==> flow/design.v (excerpt) <==
module ALU(
    input logic CLK,
    input logic RST,
    input logic ACT,
    input logic[3:0]  OP,
    input logic[1:0]  MOVI,
    input logic[31:0] REG_A,
    input logic[31:0] REG_B,
    input logic[31:0] MEM,
    input logic[31:0] IMM,
    output logic[31:0] DATA,
    output logic       RDY,
    output logic       VLD
);
    typedef enum logic [1:0] {
        INIT,
        FIRST_STAGE,
        MUL_FIRST_STAGE,
        MUL_SECOND_STAGE
    } state_type;
    state_type state_curr;
    state_type state_next;
    logic[31:0] operand_A;
    logic[31:0] operand_B;
    logic[31:0] norm_res;
    logic[31:0] norm_reg;
    logic[63:0] mult_res;
    logic       mult_req;
    always_comb begin
        case (state_curr)
            INIT:
                if (ACT) begin
                    if (mult_req)
                        state_next = MUL_FIRST_STAGE;
                    else
                        state_next = FIRST_STAGE;
                end else
                     state_next = INIT;
            FIRST_STAGE:      state_next = INIT;
            MUL_FIRST_STAGE:  state_next = MUL_SECOND_STAGE;
            MUL_SECOND_STAGE: state_next = INIT;
        endcase
    end
    always_ff @(posedge CLK) begin
        if (RST) begin
            state_curr  <= INIT;
        end else begin
            state_curr <= state_next;
            if (state_next == MUL_FIRST_STAGE)
                mult_res <= operand_A * operand_B;
            if (state_next == FIRST_STAGE)
                norm_reg <= norm_res;
        end
    end
    always_comb begin
        case (state_curr)
            INIT:             DATA = 32'b0;
            FIRST_STAGE:      DATA = norm_reg;
            MUL_FIRST_STAGE:  DATA = mult_res[31:0];
            MUL_SECOND_STAGE: DATA = mult_res[63:32];
        endcase
    end
    assign operand_A = REG_A;
    assign VLD = (state_curr != INIT) & ~RST;
    assign RDY = state_curr == INIT;
    always_comb begin
        case (MOVI)
  ...
For scale: about 5200 cells after synthesis, roughly 98 flip-flops, about 44000 um^2 of cells after synthesis.
clock: 3.56 ns
lec_check: 0
abc_area: 0
cap_margin: 5
core_margin: 2
core_utilization: 70
cts_cluster_diameter: 397
setup_slack_margin: -0.34
slew_margin: 20
run.sh (not shown) runs the stock make flow with config.mk's settings and CLKGATE_MAP_FILE=.
The first run did not get past global routing with GRT-0116.
Then changed:
ABC_AREA = not set   (was 0)
CAP_MARGIN = 20   (was 5)
CORE_UTILIZATION = 40   (was 70)
CTS_CLUSTER_DIAMETER = not set   (was 397)
SETUP_SLACK_MARGIN = not set   (was -0.34)
clock period = 10.5 ns   (was 3.56 ns; I/O delays follow)
Effect: The changed run produced a clean layout. Die area rose by about 70%. Synthesized cell count does not change. Synthesized area does not change.
Then changed:
CORE_UTILIZATION = 24   (was 40)
clock period = 16.3 ns   (was 10.5 ns; I/O delays follow)
Area after synthesis does not change.
Synthesized cell count does not change.
Then changed:
CORE_UTILIZATION = 72   (was 24)
CTS_CLUSTER_DIAMETER = 96   (was not set)
SETUP_SLACK_MARGIN = 0.93   (was not set)
clock period = 5.29 ns   (was 16.3 ns; I/O delays follow)
Effect:
- Now the flow did not get past global routing
- die size went down by 66%
- synthesized area does not change
- synthesized cell count does not change
Then changed:
CORE_UTILIZATION = 40   (was 72)
CTS_CLUSTER_DIAMETER = not set   (was 96)
SETUP_SLACK_MARGIN = not set   (was 0.93)
clock period = 10.3 ns   (was 5.29 ns; I/O delays follow)
Outcome: The changed run ran to the end with no violations. Area after synthesis does not change. Synthesized cell count stays the same. Die area is higher by 79%.

ALU again, from the RTL that the note above started with.
Settings: LEC_CHECK=0, CAP_MARGIN=10, CORE_MARGIN=2, CORE_UTILIZATION=72, CTS_CLUSTER_DIAMETER=96, CTS_CLUSTER_SIZE=46, PLACE_DENSITY=0.35, SETUP_SLACK_MARGIN=1.56, SLEW_MARGIN=20; clock period 5.29 ns.
The starting point stopped in global routing.
Change:
CAP_MARGIN = 20   (was 10)
CORE_UTILIZATION = 19   (was 72)
CTS_CLUSTER_DIAMETER = unset   (was 96)
CTS_CLUSTER_SIZE = unset   (was 46)
PLACE_DENSITY = unset   (was 0.35)
SETUP_SLACK_MARGIN = unset   (was 1.56)
clock period = 10.3 ns   (was 5.29 ns; I/O delays follow)
With this change the flow finished clean.
Die size goes up to 3.7 times its value.
Area after synthesis is unchanged.
Synthesized cell count does not change.
Change:
CORE_UTILIZATION = 65   (was 19)
CTS_CLUSTER_SIZE = 90   (was unset)
HOLD_SLACK_MARGIN = -0.1   (was unset)
MAX_ROUTING_LAYER = met4   (was unset)
clock period = 8.26 ns   (was 10.3 ns; I/O delays follow)
=> The changed run never finished: it broke off in global routing with GRT-0116; area after synthesis is unchanged; die size went down by 70%; synthesized cell count stays the same.
Change:
CORE_UTILIZATION = 60   (was 65)
CTS_CLUSTER_SIZE = 84   (was 90)
HOLD_SLACK_MARGIN = unset   (was -0.1)
SETUP_SLACK_MARGIN = 1.67   (was unset)
clock period = 5.71 ns   (was 8.26 ns; I/O delays follow)
Result: The new run produced a layout that fails on setup timing. Synthesized area stays the same. Die area goes up by a little under a tenth. Synthesized cell count stays the same.
Change:
CORE_UTILIZATION = 65   (was 60)
CTS_CLUSTER_DIAMETER = 318   (was unset)
CTS_CLUSTER_SIZE = 41   (was 84)
SETUP_SLACK_MARGIN = unset   (was 1.67)
clock period = 8.26 ns   (was 5.71 ns; I/O delays follow)
Result: The new run ended with an error in global routing with GRT-0116. Synthesized cell count does not change. Area after synthesis stays the same. Die size shrinks by 7.6%.

Starting RTL as in the previous note.
==> flow/config.mk <==
export PLATFORM = sky130hd
export DESIGN_NAME = ALU
export DESIGN_NICKNAME = ALU
export VERILOG_FILES = /design/flow/design.v
export SDC_FILE = /design/flow/constraint.sdc
export NUM_CORES = 4
export LEC_CHECK = 0
export ABC_AREA = 1
export CAP_MARGIN = 20
export CORE_MARGIN = 2
export CORE_UTILIZATION = 72
export CTS_CLUSTER_DIAMETER = 392
export CTS_CLUSTER_SIZE = 98
export SLEW_MARGIN = 20
==> flow/constraint.sdc <==
create_clock -name core_clock -period 5.92 [get_ports {CLK}]
set_input_delay 1.1840 -clock core_clock [delete_from_list [all_inputs] [get_ports {CLK}]]
set_output_delay 1.1840 -clock core_clock [all_outputs]
set_load 0.01 [all_outputs]
The first run ended with an error in 5_1_grt (GRT-0116).
==> next run, changes <==
ABC_AREA = not set   (was 1)
CORE_UTILIZATION = 57   (was 72)
CTS_CLUSTER_DIAMETER = not set   (was 392)
CTS_CLUSTER_SIZE = not set   (was 98)
SETUP_SLACK_MARGIN = 0.72   (was not set)
clock period = 6.13 ns   (was 5.92 ns; I/O delays follow)
=> With this change the flow finished with setup timing left. Synthesized cell count decreases by 21%. Die area increases by 16%. Synthesized area decreases by 7.8%.
